==> inputs of build 89 <==
==> flow/design.v <==
module ula(clock,rst,a,b,r,op,sb,sa,enable,sinA, sinB);
	input [7:0]a;
	input [7:0]b;
	input op;
	input clock;
	input rst;
	output reg [8:0]r;
	output sa, sb;
	input sinA;
	input sinB;
	reg saa;
	reg sbb;
	reg sinal;
	input enable;
	reg [6:0]aa;
	reg [6:0]bb;
	reg [7:0]rr;
	reg [7:0]rr_n;
	reg sinal_n;
	always @(*) begin
		saa = sinA;
		sbb = sinB;
		aa = a[6:0];
		bb = b[6:0];
		rr_n = rr;
		sinal_n = sinal;
		case(op)
			0: begin
				if(saa == 0 && sbb == 0)begin
					rr_n = aa + bb;
					sinal_n = 0;
				end
				if(saa == 1 && sbb == 0)begin
					if(aa > bb)begin
						rr_n = aa - bb;
						sinal_n = saa;
					end
					else begin
						rr_n = bb - aa;
						sinal_n = sbb;
					end
				end
				if(saa == 0 && sbb == 1)begin
					if(aa > bb)begin
						rr_n = aa - bb;
						sinal_n = saa;
					end
					else begin
						rr_n = bb - aa;
						sinal_n = sbb;
					end
				end
				if(saa == 1 && sbb == 1)begin
					rr_n = aa + bb;
					sinal_n = 1;
				end
			end	
			1: begin
			sbb = ~sbb;
			if(saa == 0 && sbb == 0)begin
					rr_n = aa + bb;
					sinal_n = 0;
				end
				if(saa == 1 && sbb == 0)begin
					if(aa > bb)begin
						rr_n = aa - bb;
						sinal_n = saa;
					end
					else begin
						rr_n = bb - aa;
						sinal_n = sbb;
					end
				end
				if(saa == 0 && sbb == 1)begin
					if(aa > bb)begin
						rr_n = aa - bb;
						sinal_n = saa;
					end
					else begin
						rr_n = bb - aa;
						sinal_n = sbb;
					end
				end
				if(saa == 1 && sbb == 1)begin
					rr_n = aa + bb;
					sinal_n = 1;
				end
			end	
		endcase
	end
	always @(posedge clock) begin
		if (rst) begin
			rr <= 0;
			sinal <= 0;
		end
		else begin
			rr <= rr_n;
			sinal <= sinal_n;
		end
	end
	always @(posedge clock) begin
		if (rst) begin
			r <= 0;
		end
		else if (rr==0) begin
			r[8] <= 1;
			r[7:0] <= rr;
		end
		else begin
			r[8] <= ~sinal;
			r[7:0] <= rr;
		end
	end
	assign sa = saa;
	assign sb = sbb;
endmodule
module bcdout(saida,saida1,saida2,in,enable);
	input [8:0] in;
	output reg [6:0]saida;
	output reg [6:0]saida1;
	output reg [6:0]saida2;
	input enable;
	reg sinal;
	reg [7:0]uni;
	reg [7:0]dez;
	reg [7:0]dezz;
	reg [7:0]cen;
	reg [6:0] su, sd, sc;
	reg [7:0] aux;
	always @(*) begin
		sinal = 0;
		aux = 0;
		uni = 0;
		dezz = 0;
		dez = 0;
		cen = 0;
		if (enable) begin
			sinal = in[8];
			aux[7:0] = in[7:0];
			uni = aux%10;
			dezz = aux%100;
			dez = dezz/10;
			cen = aux/100;
			case(uni)
				8'b00000000: 
					saida = 7'b0000001;
	            8'b00000001: 
					saida = 7'b1001111;
	            8'b00000010: 
					saida = 7'b0010010;
	            8'b00000011: 
					saida = 7'b0000110;
	            8'b00000100: 
					saida = 7'b1001100;
	            8'b00000101: 
					saida = 7'b0100100;
	            8'b00000110: 
					saida = 7'b0100000;
	            8'b00000111: 
					saida = 7'b0001111;
	            8'b00001000: 
					saida = 7'b0000000;
	            8'b00001001: 
					saida = 7'b0000100;
				default:
					saida = 7'b1111110;
        endcase
        		case(dez)
				8'b00000000: 
					saida1 = 7'b0000001;
	            8'b00000001: 
					saida1 = 7'b1001111;
	            8'b00000010: 
					saida1 = 7'b0010010;
	            8'b00000011: 
					saida1 = 7'b0000110;
	            8'b00000100: 
					saida1 = 7'b1001100;
	            8'b00000101: 
					saida1 = 7'b0100100;
	            8'b00000110: 
					saida1 = 7'b0100000;
	            8'b00000111: 
					saida1 = 7'b0001111;
	            8'b00001000: 
					saida1 = 7'b0000000;
	            8'b00001001: 
					saida1 = 7'b0000100;
				default:
					saida1 = 7'b1111110;
        endcase
        case(cen)
				8'b00000000: 
					saida2 = 7'b0000001;
	            8'b00000001: 
					saida2 = 7'b1001111;
				8'b00000010: 
					saida2 = 7'b0010010;
				default:
					saida2 = 7'b1111110;
        endcase
		end
		else begin
				saida = 7'b1111111;
				saida1 = 7'b1111111;
				saida2 = 7'b1111111;
			end	
	end
endmodule
module Remoto(clk,rst,entrada,comando,su,sd,suB,sdB,saida_1,saida1_1,saida2_1,soma_result_1,sinal_A,sinal_B);
parameter inicia            = 2'b00;   
parameter inicia_1          = 2'b01;    
parameter leitura           = 2'b10; 
parameter zera_B    = 3'b010;
parameter zera_tudo = 3'b011;
parameter soma      = 3'b100;
parameter sub       = 3'b101;
parameter muda_sinal= 3'b110;
parameter  DESLIGADO = 0;
parameter  ESPERA = 1;
parameter limite_um      =  4095; 
parameter lid_zero      =  3594;  
parameter  RECEBE_A_DEZ = 2;
parameter  RECEBE_A_UNI = 3;
parameter  MUDA_SINAL_A = 4;
parameter  RECEBE_A_DEZ_B = 5;
parameter  RECEBE_A_UNI_B = 6;
parameter  MUDA_SINAL_B = 7;
parameter  ZERA_TUDO = 8;	
parameter lid_um  			=  3281;  
parameter tempo_zero      =  648;
parameter tempo_bit  =  312;
input         clk;      
input         rst;
input         entrada;    
output reg [7:0] comando;
output reg[6:0] su;
output reg[6:0] sd;
output reg[6:0] suB;
output reg[6:0] sdB; 
wire [8:0] soma_result;
output reg [8:0] soma_result_1;
reg [4:0] estado_m;
reg [7:0] vetorA;
reg [7:0] vetorA_aux;
reg [7:0] vetorA_2;
reg [7:0] vetorA_1;
reg [7:0] vetorB;
reg [7:0] vetorB_aux;
reg [7:0] vetorB_1;
reg [7:0] vetorB_2;
reg on;
output reg sinal_A;
output reg sinal_B;
reg    [11:0] contado_inicial;            
reg           contado_inicial_flag;      
reg [26:0]delay;
reg [2:0]op;
wire [6:0] saida;
wire [6:0] saida1;
wire [6:0] saida2;
output [6:0] saida_1;
output [6:0] saida1_1;
output [6:0] saida2_1;
reg    [11:0] contador_inicial;           
reg           contador_inicial_flag;    
reg    [11:0] contagem;           
reg           contagem_flag;     
reg     [5:0] bitcount;              
reg     [1:0] estado;             
reg    [31:0] dados_control;        
reg nova_mensagem;
reg    [8:0] sr;
reg   [26:0] dl;        
assign saida_1 = saida;
assign saida1_1 = saida1;
assign saida2_1 = saida2;
ula G1(.clock(clk),.rst(rst),.a(vetorA),.b(vetorB),.r(soma_result),.op(op), .enable(on), .sinA(sinal_A),.sinB(sinal_B));
bcdout G2(.saida(saida),.saida1(saida1),.saida2(saida2),.in(soma_result_1),.enable(on));
always @(posedge clk )
if (rst)
			 contado_inicial <= 0;
else if ((estado == inicia) && !entrada)
			 contado_inicial <= contado_inicial + 1'b1;
		else                           
			 contado_inicial <= 0;	              		 	
always @(posedge clk)	
if (rst)
			 contador_inicial <= 0;
else if ((estado == inicia_1) && entrada)
			 contador_inicial <= contador_inicial + 1'b1;
		else  
			 contador_inicial <= 0;	            		 	
always @(posedge clk )
if (rst)
			 contagem <= 0;
else if ((estado == leitura) && entrada)
			 contagem <= contagem + 1'b1;
		else
			 contagem <= 1'b0;        
always @(posedge clk)
if (rst)
	     bitcount <= 6'b0;
else if (estado == leitura)
		begin
			if (contagem == tempo_bit)
					bitcount <= bitcount + 1'b1; 
		end   
	  else
	     bitcount <= 6'b0;
always @(posedge clk) 
		if (rst)
			estado <= inicia;
		else
			case (estado)
 			    inicia  : if (contado_inicial > lid_zero)  
			  	              estado <= inicia_1; 
			    inicia_1: if (contador_inicial > lid_um)
			  	              estado <= leitura;
			    leitura : if ((contagem >= limite_um) || (bitcount >= 33))
			  					      estado <= inicia;
	        default  : estado <= inicia; 
			 endcase
always @(posedge clk)
	  if (rst)
			 dados_control <= 0;
	  else if (estado == leitura)
		begin
			 if (contagem >= tempo_zero) 
			    dados_control[bitcount-1'b1] <= 1'b1;  
		end
		else
			 dados_control <= 0;
always @(posedge clk)
	  if (rst) begin
			comando <= 0;
			nova_mensagem <= 1'b0;
	  end
	  else if (bitcount == 32) begin
			 if (dados_control[31:24] == ~dados_control[23:16])
			 begin		
				comando[7:0] <= dados_control[23:16]; 
			 	nova_mensagem <= 1'b1;
			 end
			 else
				  nova_mensagem <= 1'b0 ;
		end
		else begin
			nova_mensagem <= 1'b0 ;
		end
always @(posedge clk) begin
	sr = soma_result_1;
	dl = delay;
	if (rst) begin
		estado_m <= DESLIGADO;
		on <= 0;
		op <= 1;
		vetorA <= 8'b11111111;
		vetorB <= 8'b11111111;
		sinal_A <= 0;
		sinal_B <= 0;
		soma_result_1 <= 0;
		delay <= 0;
	end
	else begin
	if(sr==0)begin
		sr=9'b000000000;
	end
	else if(!on && sr[8]==0) begin
		sr[8]=1'b1;
	end
	case(estado_m)
		DESLIGADO: begin
				if(comando == 8'b00010010 && nova_mensagem)begin
					estado_m <= ESPERA;
					on <= 1;
					vetorA<=0;
					vetorB<=0;
					op<=0;
					if(soma_result==0)begin
						sr=9'b000000000;
					end
				end
			end
		ESPERA:begin
				if(comando == 8'b00010010 && nova_mensagem)begin 
					vetorA<=8'b11111111;
					vetorB<=8'b11111111;
					sr = 9'b100000000;
					estado_m <= DESLIGADO;
					on<=0;
				end
				else if(comando == 8'b00001111)begin  
					estado_m <=  RECEBE_A_DEZ;
					vetorA<=0;
					sinal_A<=0;
					sr = 9'b100000000;
				end
				else if(comando == 8'b00010000)begin  
					estado_m <=  ZERA_TUDO;
					vetorA<=0;
					vetorB<=0;
					sinal_A<=0;
					sinal_B<=0;
					sr = 9'b100000000;
				end
				else if(comando == 8'b00010011)begin 
					estado_m <= RECEBE_A_DEZ_B;
					vetorB<=0;
					sinal_B<=0;
					sr = 9'b100000000;
				end
				else if(comando == 8'b00011010)begin 
					op<=0;
					if(soma_result==0)begin
						sr=9'b000000000;
					end
					else begin
						sr = soma_result;
					end
				end
				else if(comando == 8'b00011110)begin 
					op<=1;
					if(soma_result==0)begin
						sr=9'b000000000;
					end
					else begin
					sr = soma_result;
					end
				end
			end
		ZERA_TUDO:begin
				estado_m <= RECEBE_A_DEZ;
				sr = 9'b100000000;
		end
		RECEBE_A_DEZ_B:begin
				if(comando >= 0 && comando < 10)begin
					vetorB <=comando;
					sinal_B <=0;
					estado_m <= RECEBE_A_UNI_B;
					dl = 0;
				end
			end	
		RECEBE_A_DEZ:begin
				if(comando >= 0 && comando < 10)begin
					vetorA <= comando;
					sinal_A <=0;
					estado_m <= RECEBE_A_UNI;
					dl = 0;
				end
			end	
		RECEBE_A_UNI:begin
			dl = dl + 1'b1;
				if((dl > 78125 && (comando >= 0 && comando < 10)) && nova_mensagem)begin
					vetorA<=vetorA * 10 + comando;
					estado_m <= MUDA_SINAL_A;
					dl = 0;
				end
				else if((dl > 78125 && comando > 9) && nova_mensagem)begin
					estado_m <= MUDA_SINAL_A;
					dl = 0;
				end
			end
		RECEBE_A_UNI_B:begin
			dl = dl + 1'b1;
				if((dl > 78125 && (comando >= 0 && comando < 10)) && nova_mensagem)begin
					vetorB<=vetorB * 10 + comando;
					estado_m <= MUDA_SINAL_B;
					dl = 0;
				end
				else if((dl > 78125 && comando > 9) && nova_mensagem)begin
					estado_m <= MUDA_SINAL_B;
					dl = 0;
				end
			end
		MUDA_SINAL_A:begin
			if(comando == 8'b00001100)begin
				sinal_A<=~sinal_A;
				estado_m <=ESPERA;
			end
			else if(comando > 9 && comando != 8'b00001100)begin
				estado_m <=ESPERA;
			end
		end
		MUDA_SINAL_B:begin
			if(comando == 8'b00001100 )begin
				sinal_B<=~sinal_B;
				estado_m <=ESPERA;
			end
			else if(comando > 9 && comando != 8'b00001100)begin
				estado_m <=ESPERA;
			end
		end
	endcase	
	soma_result_1 <= sr;
	delay <= dl;
	end
end
always @(*) begin
		vetorA_1 = 0;
		vetorA_2 = 0;
		su = 7'b1111111;
		sd = 7'b1111111;
		if(vetorA > 200) begin
			su = 7'b1111111;
			sd = 7'b1111111;
		end
		else begin
			vetorA_1 = vetorA%10;
			vetorA_2 = vetorA/10;
			case(vetorA_1)
				0: 
					su = 7'b0000001;
	            1: 
					su = 7'b1001111;
	            2: 
					su = 7'b0010010;
	            3: 
					su = 7'b0000110;
	            4: 
					su = 7'b1001100;
	            5: 
					su = 7'b0100100;
	            6: 
					su = 7'b0100000;
	            7: 
					su = 7'b0001111;
	            8: 
					su = 7'b0000000;
	            9: 
					su = 7'b0000100;
        endcase
	        case(vetorA_2)
		        	0: 
		        		sd = 7'b0000001;
			        1: 
			        	sd = 7'b1001111;
			        2: 
			        	sd = 7'b0010010;
			        3: 
			        	sd = 7'b0000110;
			        4: 
			        	sd = 7'b1001100;
			        5: 
			        	sd = 7'b0100100;
			        6: 
			        	sd = 7'b0100000;
			        7: 
			        	sd = 7'b0001111;
			        8: 
			        	sd = 7'b0000000;
			        9: 
			        	sd = 7'b0000100;
			endcase
		end	
	end
	always @(*) begin
		vetorB_1 = 0;
		vetorB_2 = 0;
		suB = 7'b1111111;
		sdB = 7'b1111111;
		if(vetorB > 200) begin
			suB = 7'b1111111;
			sdB = 7'b1111111;
		end
		else begin
			vetorB_1 = vetorB%10;
			vetorB_2 = vetorB/10;
			case(vetorB_1)
					0: 
						suB = 7'b0000001;
		            1: 
						suB = 7'b1001111;
		            2: 
						suB = 7'b0010010;
		            3: 
						suB = 7'b0000110;
		            4: 
						suB = 7'b1001100;
		            5: 
						suB = 7'b0100100;
		            6: 
						suB = 7'b0100000;
		            7: 
						suB = 7'b0001111;
		            8: 
						suB = 7'b0000000;
		            9: 
						suB = 7'b0000100;
	        endcase
	        case(vetorB_2)
		        	0: 
		        		sdB = 7'b0000001;
			        1: 
			        	sdB = 7'b1001111;
			        2: 
			        	sdB = 7'b0010010;
			        3: 
			        	sdB = 7'b0000110;
			        4: 
			        	sdB = 7'b1001100;
			        5: 
			        	sdB = 7'b0100100;
			        6: 
			        	sdB = 7'b0100000;
			        7: 
			        	sdB = 7'b0001111;
			        8: 
			        	sdB = 7'b0000000;
			        9: 
			        	sdB = 7'b0000100;
			endcase
		end
	end	
endmodule
==> flow/run.sh <==
#!/bin/bash
# the make line also repeats each setting of config.mk as NAME=value (left out here)
make -C /OpenROAD-flow-scripts/flow DESIGN_CONFIG=/design/flow/config.mk WORK_HOME=/design/flow/orfs CLKGATE_MAP_FILE= finish
==> flow/config.mk <==
export PLATFORM = sky130hd
export DESIGN_NAME = Remoto
export DESIGN_NICKNAME = Remoto
export VERILOG_FILES = /design/flow/design.v
export SDC_FILE = /design/flow/constraint.sdc
export NUM_CORES = 4
export LEC_CHECK = 0
export ABC_AREA = 1
export CAP_MARGIN = 15
export CORE_MARGIN = 2
export CORE_UTILIZATION = 71
export CTS_CLUSTER_DIAMETER = 198
export CTS_CLUSTER_SIZE = 59
export GPL_ROUTABILITY_DRIVEN = 0
export MAX_ROUTING_LAYER = met4
export PLACE_DENSITY_LB_ADDON = 0.04
export SETUP_SLACK_MARGIN = 0.26
export SLEW_MARGIN = 20
export TNS_END_PERCENT = 5
==> flow/constraint.sdc <==
create_clock -name core_clock -period 6.49 [get_ports {clk}]
set_input_delay 1.2980 -clock core_clock [delete_from_list [all_inputs] [get_ports {clk}]]
set_output_delay 1.2980 -clock core_clock [all_outputs]
set_load 0.01 [all_outputs]
==> build 84 (differences from build 89) <==
==> flow/config.mk (replaced) <==
export PLATFORM = sky130hd
export DESIGN_NAME = Remoto
export DESIGN_NICKNAME = Remoto
export VERILOG_FILES = /design/flow/design.v
export SDC_FILE = /design/flow/constraint.sdc
export NUM_CORES = 4
export LEC_CHECK = 0
export CAP_MARGIN = 20
export CORE_MARGIN = 2
export CORE_UTILIZATION = 72
export PLACE_DENSITY = 0.39
export SLEW_MARGIN = 20
==> flow/constraint.sdc (replaced) <==
create_clock -name core_clock -period 11.7 [get_ports {clk}]
set_input_delay 2.3400 -clock core_clock [delete_from_list [all_inputs] [get_ports {clk}]]
set_output_delay 2.3400 -clock core_clock [all_outputs]
set_load 0.01 [all_outputs]
==> GITHUB_STEP_SUMMARY <==
### Flow metrics

| Metric | Value |
|---|---|
| Die W | `141 um` |
| Chip area in the Yosys report | `13,500 sq um` |
| Well Taps | `234` |
| Routed wire length | `33,400 um` |
| Hold_ws | `472 ps` |
| Outcome | `timing/DRC/antenna clean` |
That was build 84.
==> GITHUB_STEP_SUMMARY <==
### Flow metrics

| Metric | Value |
|---|---|
| Well Taps | `260` |
| Hold_ws | `447 ps` |
| Routed wire length | `41,700 um` |
| Chip area in the Yosys report | `13,800 sq um` |
| Die W | `143 um` |
| Outcome | `complete, but fails checks` |
| Violated Checks | `negative setup slack` |
| Final setup margin | `-381 ps` |
| Setup violations, final | `14` |
That was build 89.
